==> inputs of job 8786 <==
==> flow/design.v <==
module booth_sel(
  input [2:0] src,
  output [3:0] sel
);
wire y_add,y,y_sub;
wire sel_negative,sel_double_negative,sel_positive,sel_double_positive;
assign {y_add,y,y_sub} = src;
assign sel_negative =  y_add & (y & ~y_sub | ~y & y_sub);
assign sel_positive = ~y_add & (y & ~y_sub | ~y & y_sub);
assign sel_double_negative =  y_add & ~y & ~y_sub;
assign sel_double_positive = ~y_add &  y &  y_sub;
assign sel={sel_negative,sel_positive,sel_double_negative,sel_double_positive};
endmodule
module booth_result_sel(
  input [3:0] sel,
  input [1:0] src,
  output      p 
);
wire x,x_sub;
wire sel_negative,sel_double_negative,sel_positive,sel_double_positive;
assign {sel_negative,sel_positive,sel_double_negative,sel_double_positive}=sel;
assign {x,x_sub} =src;
assign p = ~(~(sel_negative & ~x) & ~(sel_double_negative & ~x_sub) 
           & ~(sel_positive & x ) & ~(sel_double_positive &  x_sub));
endmodule
module booth_partial
#(
    parameter WIDTH = 34
)
(
  input [2*WIDTH-1:0]  x_src,
  input [2:0] y_src,
  output [2*WIDTH-1:0]   p_result,
  output                cout 
);
wire y_add,y,y_sub;
assign {y_add,y,y_sub} = y_src;
wire [3:0] sel;
wire sel_negative,sel_double_negative,sel_positive,sel_double_positive;
assign {sel_negative,sel_positive,sel_double_negative,sel_double_positive}=sel;
assign cout=sel_negative || sel_double_negative;
booth_sel booth_sel(
    .src    (y_src),
    .sel    (sel)
);
booth_result_sel partial0(.sel (sel), .src ({x_src[0],1'b0}), .p (p_result[0]));
genvar x;
generate for ( x =1;x<WIDTH*2;x=x+1) begin : gen_partial
    booth_result_sel partial(.sel (sel), .src (x_src[x:x-1]), .p (p_result[x]));
end endgenerate
endmodule
module switch_17x68bits(
   input [1155:0] part_group,
      output [1155:0] sw_group
);
wire [67:0] po16,po15,po14,po13,po12,po11,po10,po09,po08,po07,po06,po05,po04,po03,po02,po01,po00;
assign {po16,po15,po14,po13,po12,po11,po10,po09,po08,po07,po06,po05,po04,po03,po02,po01,po00} = part_group;
genvar x;
generate for ( x =0;x<68;x=x+1) begin : gen_switch
    assign sw_group[(x+1)*17-1:x*17] = {po16[x],po15[x],po14[x],po13[x],po12[x],po11[x],po10[x],po09[x],
                                     po08[x],po07[x],po06[x],po05[x],po04[x],po03[x],po02[x],po01[x],po00[x]};
end endgenerate
endmodule
module walloc_17bits(
    input [16:0] src_in,
    input [13:0]  cin,
    output [13:0] cout_group,
    output      cout,s
);
wire [13:0] c;
wire [4:0] first_s;
csa csa0 (.in (src_in[16:14]), .cout (c[4]), .s (first_s[4]) );
csa csa1 (.in (src_in[13:11]), .cout (c[3]), .s (first_s[3]) );
csa csa2 (.in (src_in[10:08]), .cout (c[2]), .s (first_s[2]) );
csa csa3 (.in (src_in[07:05]), .cout (c[1]), .s (first_s[1]) );
csa csa4 (.in (src_in[04:02]), .cout (c[0]), .s (first_s[0]) );
wire [3:0] secnod_s;
csa csa5 (.in ({first_s[4:2]}             ), .cout (c[8]), .s (secnod_s[3]));
csa csa6 (.in ({first_s[1:0],src_in[1]}   ), .cout (c[7]), .s (secnod_s[2]));
csa csa7 (.in ({src_in[0],cin[4:3]}       ), .cout (c[6]), .s (secnod_s[1]));
csa csa8 (.in ({cin[2:0]}                 ), .cout (c[5]), .s (secnod_s[0]));
wire [1:0] thrid_s;
csa csa9 (.in (secnod_s[3:1]          ), .cout (c[10]), .s (thrid_s[1]));
csa csaA (.in ({secnod_s[0],cin[6:5]} ), .cout (c[09]), .s (thrid_s[0]));
wire [1:0] fourth_s;
csa csaB (.in ({thrid_s[1:0],cin[10]} ),  .cout (c[12]), .s (fourth_s[1]));
csa csaC (.in ({cin[9:7]             }),  .cout (c[11]), .s (fourth_s[0]));
wire fifth_s;
csa csaD (.in ({fourth_s[1:0],cin[11]}),  .cout (c[13]), .s (fifth_s));
csa csaE (.in ({fifth_s,cin[13:12]}   ),  .cout (cout),  .s  (s));
assign cout_group = c;
endmodule
module csa(
  input [2:0] in,
  output cout,s
);
wire a,b,cin;
assign a=in[2];
assign b=in[1];
assign cin=in[0];
assign s = a ^ b ^ cin;
assign cout = a & b | b & cin | a & cin;
endmodule
module booth_walloc# (parameter COMPUTER_WIDTH=32,parameter WIDTH =COMPUTER_WIDTH+2)
(
  input               clk           ,
  input               reset         ,
  input  [COMPUTER_WIDTH:0] src1,
  input  [COMPUTER_WIDTH:0] src2,
  input         in_valid,
  output reg    in_ready,
  output reg    out_valid,
  output [COMPUTER_WIDTH*2-1:0] result
);
reg [WIDTH-1:0] multiplier;
reg [WIDTH*2-1:0] multiplicand;
reg first_doing;
wire ready_to_doing;
assign ready_to_doing = in_ready && in_valid;
always@(posedge clk ) begin
      if (reset ) begin
        in_ready <=1'b0;
      end
      else begin
        in_ready<=1'b1;
      end
      if (ready_to_doing) begin
        first_doing<=1'b1;
      end
      else begin
        first_doing <= 1'b0;
      end
      out_valid <= first_doing;
end
always @(posedge clk ) begin
  if (ready_to_doing) begin
    multiplicand <= {{WIDTH{src1[COMPUTER_WIDTH]}},src1};
    multiplier <= {src2[COMPUTER_WIDTH],src2};
  end
end
wire [1155:0] part_group;
wire [16:0]   part_cout;
booth_partial part0 (.x_src (multiplicand), .y_src({multiplier[1:0],1'b0}), 
                        .p_result (part_group[67:0]), .cout(part_cout[0]));
genvar x;
generate for ( x =1;x<17;x=x+1) begin : gen_walloc_partial
booth_partial part (
                    .x_src ({multiplicand[2*WIDTH-1-2*x:0],
                    {2*x{1'b0}}}), 
                    .y_src({multiplier[(x+1)*2-1:x*2-1]}), 
                    .p_result (part_group[(x+1)*68-1:x*68]), .cout(part_cout[x]));
end endgenerate
wire [1155:0] swo_group; 
switch_17x68bits switch (.part_group (part_group), .sw_group (swo_group));
wire [937:0] wt_cout; 
wire [66:0]  wt_c;
wire [67:0]  wt_s;
walloc_17bits walloc00 (.src_in (swo_group[16:0]), .cin({part_cout[13:0]}), 
                    .cout_group (wt_cout[13:0]),  .cout(wt_c[0]), .s (wt_s[0]));
genvar y;
generate for ( y =1;y<67;y=y+1) begin : gen_walloc
walloc_17bits walloc  (.src_in (swo_group[(y+1)*17-1:y*17]), .cin({wt_cout[y*14-1:(y-1)*14]}), 
                    .cout_group (wt_cout[(y+1)*14-1:y*14]),  .cout(wt_c[y]), .s (wt_s[y]));
end endgenerate
walloc_17bits walloc67(.src_in (swo_group[1155:1139]), .cin({wt_cout[937:924]}), 
                    .cout_group (),  .cout(), .s (wt_s[67]));
reg [67:0] wt_s_buf,wt_c_buf;
reg  part_next_highest_bit;
always@(posedge clk ) begin
  if (first_doing) begin
    wt_c_buf <= {wt_c,part_cout[14]};
    wt_s_buf <= {wt_s};
    part_next_highest_bit <= part_cout[15];
  end
end
wire [WIDTH*2-1:0] adder_a;
wire [WIDTH*2-1:0] adder_b;
wire              adder_cin;
wire [WIDTH*2-1:0] adder_result;
wire        adder_cout;
assign adder_a   = wt_c_buf;
assign adder_b   = wt_s_buf;
assign adder_cin = part_next_highest_bit;
assign {adder_cout, adder_result} = adder_a + adder_b + {{WIDTH*2-2{1'b0}},adder_cin};
assign result = adder_result[COMPUTER_WIDTH*2-1:0];
endmodule
==> flow/run.sh <==
#!/bin/bash
# the make line also repeats each setting of config.mk as NAME=value (left out here)
make -C /OpenROAD-flow-scripts/flow DESIGN_CONFIG=/design/flow/config.mk WORK_HOME=/design/flow/orfs CLKGATE_MAP_FILE= finish
==> flow/config.mk <==
export PLATFORM = sky130hd
export DESIGN_NAME = booth_walloc
export DESIGN_NICKNAME = booth_walloc
export VERILOG_FILES = /design/flow/design.v
export SDC_FILE = /design/flow/constraint.sdc
export NUM_CORES = 4
export LEC_CHECK = 0
export ABC_AREA = 0
export CAP_MARGIN = 20
export CORE_ASPECT_RATIO = 1.26
export CORE_MARGIN = 2
export CORE_UTILIZATION = 71
export CTS_CLUSTER_DIAMETER = 189
export CTS_CLUSTER_SIZE = 41
export GPL_ROUTABILITY_DRIVEN = 1
export MAX_ROUTING_LAYER = met5
export MIN_ROUTING_LAYER = met1
export PLACE_DENSITY_LB_ADDON = 0.28
export SLEW_MARGIN = 20
export TNS_END_PERCENT = 5
==> flow/constraint.sdc <==
create_clock -name core_clock -period 5.01 [get_ports {clk}]
set_input_delay 1.0020 -clock core_clock [delete_from_list [all_inputs] [get_ports {clk}]]
set_output_delay 1.0020 -clock core_clock [all_outputs]
set_load 0.01 [all_outputs]
==> job 3027 (differences from job 8786) <==
ABC_AREA = default   (was 0)
CORE_ASPECT_RATIO = default   (was 1.26)
CORE_UTILIZATION = 40   (was 71)
CTS_CLUSTER_DIAMETER = default   (was 189)
CTS_CLUSTER_SIZE = default   (was 41)
GPL_ROUTABILITY_DRIVEN = default   (was 1)
MAX_ROUTING_LAYER = default   (was met5)
MIN_ROUTING_LAYER = default   (was met1)
PLACE_DENSITY_LB_ADDON = default   (was 0.28)
TNS_END_PERCENT = default   (was 5)
==> flow/constraint.sdc (replaced) <==
create_clock -name core_clock -period 7.5 [get_ports {clk}]
set_input_delay 1.5000 -clock core_clock [delete_from_list [all_inputs] [get_ports {clk}]]
set_output_delay 1.5000 -clock core_clock [all_outputs]
set_load 0.01 [all_outputs]
==> job 5729 (differences from job 8786) <==
ABC_AREA = 1   (was 0)
CORE_ASPECT_RATIO = 1.64   (was 1.26)
CORE_UTILIZATION = 23   (was 71)
GPL_ROUTABILITY_DRIVEN = 0   (was 1)
SETUP_SLACK_MARGIN = 0.82   (was default)
TNS_END_PERCENT = 35   (was 5)
==> flow/constraint.sdc (replaced) <==
create_clock -name core_clock -period 4.65 [get_ports {clk}]
set_input_delay 0.9300 -clock core_clock [delete_from_list [all_inputs] [get_ports {clk}]]
set_output_delay 0.9300 -clock core_clock [all_outputs]
set_load 0.01 [all_outputs]
==> comparison <==
Job 5729 reached the layout checks and failed them: setup timing. Job 8786 finished with setup timing left. Job 3027 completed with no timing, DRC or antenna violations.
Count of clock-buffer cells in the layout: job 8786 is lower than job 5729 (3).
Hold slack, lowest first: job 8786, job 5729, job 3027.
Clock power, highest first: job 8786, job 5729, job 3027.
Of job 8786 and job 5729, job 5729 has the higher routed wire length (gap 34%, measured against job 5729).
The lowest via count belongs to job 3027, the highest to job 5729.
Power: job 5729 is larger than job 3027 (79%).
==> figures <==
| item | job 5729 | job 3027 | job 8786 |
|---|---|---|---|
| Outcome | complete, but fails checks | no timing/DRC/antenna violations | complete, but fails checks |
| Reasons for failing layout checks | setup timing | - | setup timing |
| Post-layout nets | 6,818 | 5,329 | 5,574 |
| Sequential Power Share | 0.127 | 0.140 | 0.132 |
| GRT Resource Usage Total | 0.242 | 0.271 | 0.483 |
| Clock Skew | 0.0328 ns | 0.0199 ns | 0.0449 ns |
| Cells on worst reg2reg path | 15 | 19 | 16 |
| Wire length on met2 | 105,000 um | 63,900 um | 66,600 um |
| Worst-case setup margin in the final layout | -0.504 ns | 0.725 ns | -0.333 ns |
| Yosys chip area | 41,900 um^2 | 42,200 um^2 | 42,200 um^2 |
| Area share of the largest cell type after synthesis | 0.367 | 0.364 | 0.364 |
| Master of the slowest instance on the critical path | sky130_fd_sc_hd__fa_2 | sky130_fd_sc_hd__o21ai_2 | sky130_fd_sc_hd__o21ai_0 |
| Worst setup path startpoint | multiplier[27] | adder_a[0] | multiplier[31] |
| Met3 capacity usage during global routing | 0.0659 | 0.0742 | 0.149 |
| Area of the die | 186,000 um^2 | 108,000 um^2 | 61,400 um^2 |

* * *

==> inputs of branch delta <==
// booth_walloc: RTL as listed in full above, without the edits since
Settings: LEC_CHECK=0, ABC_AREA=1, CAP_MARGIN=20, CORE_MARGIN=2, CORE_UTILIZATION=68, CTS_CLUSTER_DIAMETER=299, CTS_CLUSTER_SIZE=99, PLACE_DENSITY=0.44, SETUP_SLACK_MARGIN=0.61, SLEW_MARGIN=20, TNS_END_PERCENT=10; clock period 4.59 ns.
run.sh (not shown) runs the stock make flow with config.mk's settings and CLKGATE_MAP_FILE=.
==> branch cedar (differences from branch delta) <==
ABC_AREA = unset   (was 1)
CORE_UTILIZATION = 70   (was 68)
CTS_CLUSTER_DIAMETER = unset   (was 299)
CTS_CLUSTER_SIZE = 53   (was 99)
MAX_ROUTING_LAYER = met4   (was unset)
PLACE_DENSITY = unset   (was 0.44)
SETUP_SLACK_MARGIN = unset   (was 0.61)
TNS_END_PERCENT = 70   (was 10)
==> flow/constraint.sdc (replaced) <==
create_clock -name core_clock -period 5.17 [get_ports {clk}]
set_input_delay 1.0340 -clock core_clock [delete_from_list [all_inputs] [get_ports {clk}]]
set_output_delay 1.0340 -clock core_clock [all_outputs]
set_load 0.01 [all_outputs]
==> summary of the runs <==
Branch delta died in global routing, error GRT-0232. Branch cedar ran to the end with violations: setup timing.
In branch delta the die area is higher than in branch cedar, by 2.2%.
Between branch delta and branch cedar, the lower area after synthesis is in branch delta (gap about 0.7%, measured against branch cedar).
Against branch cedar, the synthesized cell count of branch delta is larger by 13%.

* * *

==> inputs of job 6102 <==
Starts from the design.v that is shown in full above.
make LEC_CHECK=0 CAP_MARGIN=20 CORE_MARGIN=2 CORE_UTILIZATION=72 CTS_CLUSTER_DIAMETER=279 CTS_CLUSTER_SIZE=100 PLACE_DENSITY=0.37 SLEW_MARGIN=20 TNS_END_PERCENT=5 finish   # period 5.0 ns
==> job 5974: changes against job 6102 <==
==> flow/config.mk (replaced) <==
export PLATFORM = sky130hd
export DESIGN_NAME = booth_walloc
export DESIGN_NICKNAME = booth_walloc
export VERILOG_FILES = /design/flow/design.v
export SDC_FILE = /design/flow/constraint.sdc
export NUM_CORES = 4
export LEC_CHECK = 0
export CAP_MARGIN = 20
export CORE_MARGIN = 2
export CORE_UTILIZATION = 56
export CTS_CLUSTER_DIAMETER = 378
export CTS_CLUSTER_SIZE = 62
export SLEW_MARGIN = 20
==> flow/constraint.sdc (replaced) <==
create_clock -name core_clock -period 6.4 [get_ports {clk}]
set_input_delay 1.2800 -clock core_clock [delete_from_list [all_inputs] [get_ports {clk}]]
set_output_delay 1.2800 -clock core_clock [all_outputs]
set_load 0.01 [all_outputs]
==> job 2938: changes against job 6102 <==
==> flow/config.mk (replaced) <==
export PLATFORM = sky130hd
export DESIGN_NAME = booth_walloc
export DESIGN_NICKNAME = booth_walloc
export VERILOG_FILES = /design/flow/design.v
export SDC_FILE = /design/flow/constraint.sdc
export NUM_CORES = 4
export LEC_CHECK = 0
export ABC_AREA = 1
export CAP_MARGIN = 20
export CORE_ASPECT_RATIO = 1.64
export CORE_MARGIN = 2
export CORE_UTILIZATION = 70
export CTS_CLUSTER_DIAMETER = 254
export CTS_CLUSTER_SIZE = 39
export GPL_ROUTABILITY_DRIVEN = 0
export MAX_ROUTING_LAYER = met5
export MIN_ROUTING_LAYER = met1
export SLEW_MARGIN = 20
export TNS_END_PERCENT = 5
==> flow/constraint.sdc (replaced) <==
create_clock -name core_clock -period 3.89 [get_ports {clk}]
set_input_delay 0.7780 -clock core_clock [delete_from_list [all_inputs] [get_ports {clk}]]
set_output_delay 0.7780 -clock core_clock [all_outputs]
set_load 0.01 [all_outputs]
==> results <==
quantity	job 6102	job 2938	job 5974
Run status	failed layout checks	did not finish	finished clean
Stage where the flow stopped	-	5_1_grt	-
Layout check failures	setup timing	-	-
Normalized max-slew margin	27.3%	-	20.7%
Number of fill cells in the layout	3,022	-	6,437
WS Path Type	register to register	-	register to primary output
Power density relative to cell area	695 nW/um^2	-	560 nW/um^2
DIE HEIGHT	246 microns	317 microns	279 microns
Nature of the critical path startpoint	register	-	register
P_leak	20.8 nW	-	19.2 nW
Clk Latency, worst-skew pair	0.55 ns	-	0.55 ns
Slew at the pin closest to its max-slew limit	1.09 ns	-	1.19 ns
Post-route DRC	0	-	0
Die width	246 microns	195 microns	279 microns
Hold path startpoint	first_doing	-	first_doing
Max_cap viols	0	-	0
Max FO, Critical Path	8	-	6
Wire length per cell	28.3 microns	-	25.5 microns
Post-route worst setup slack	-0.397 ns	-	0.259 ns
Share of final layout cell area taken by clock buffers and inverters	1.34%	-	1.41%
RD Place Congestion	1.05	-	0.975
Most area-hungry cell class in the final design	logic gates	-	logic gates
Power figures rest on the tool's default switching activity, not on a simulated workload.
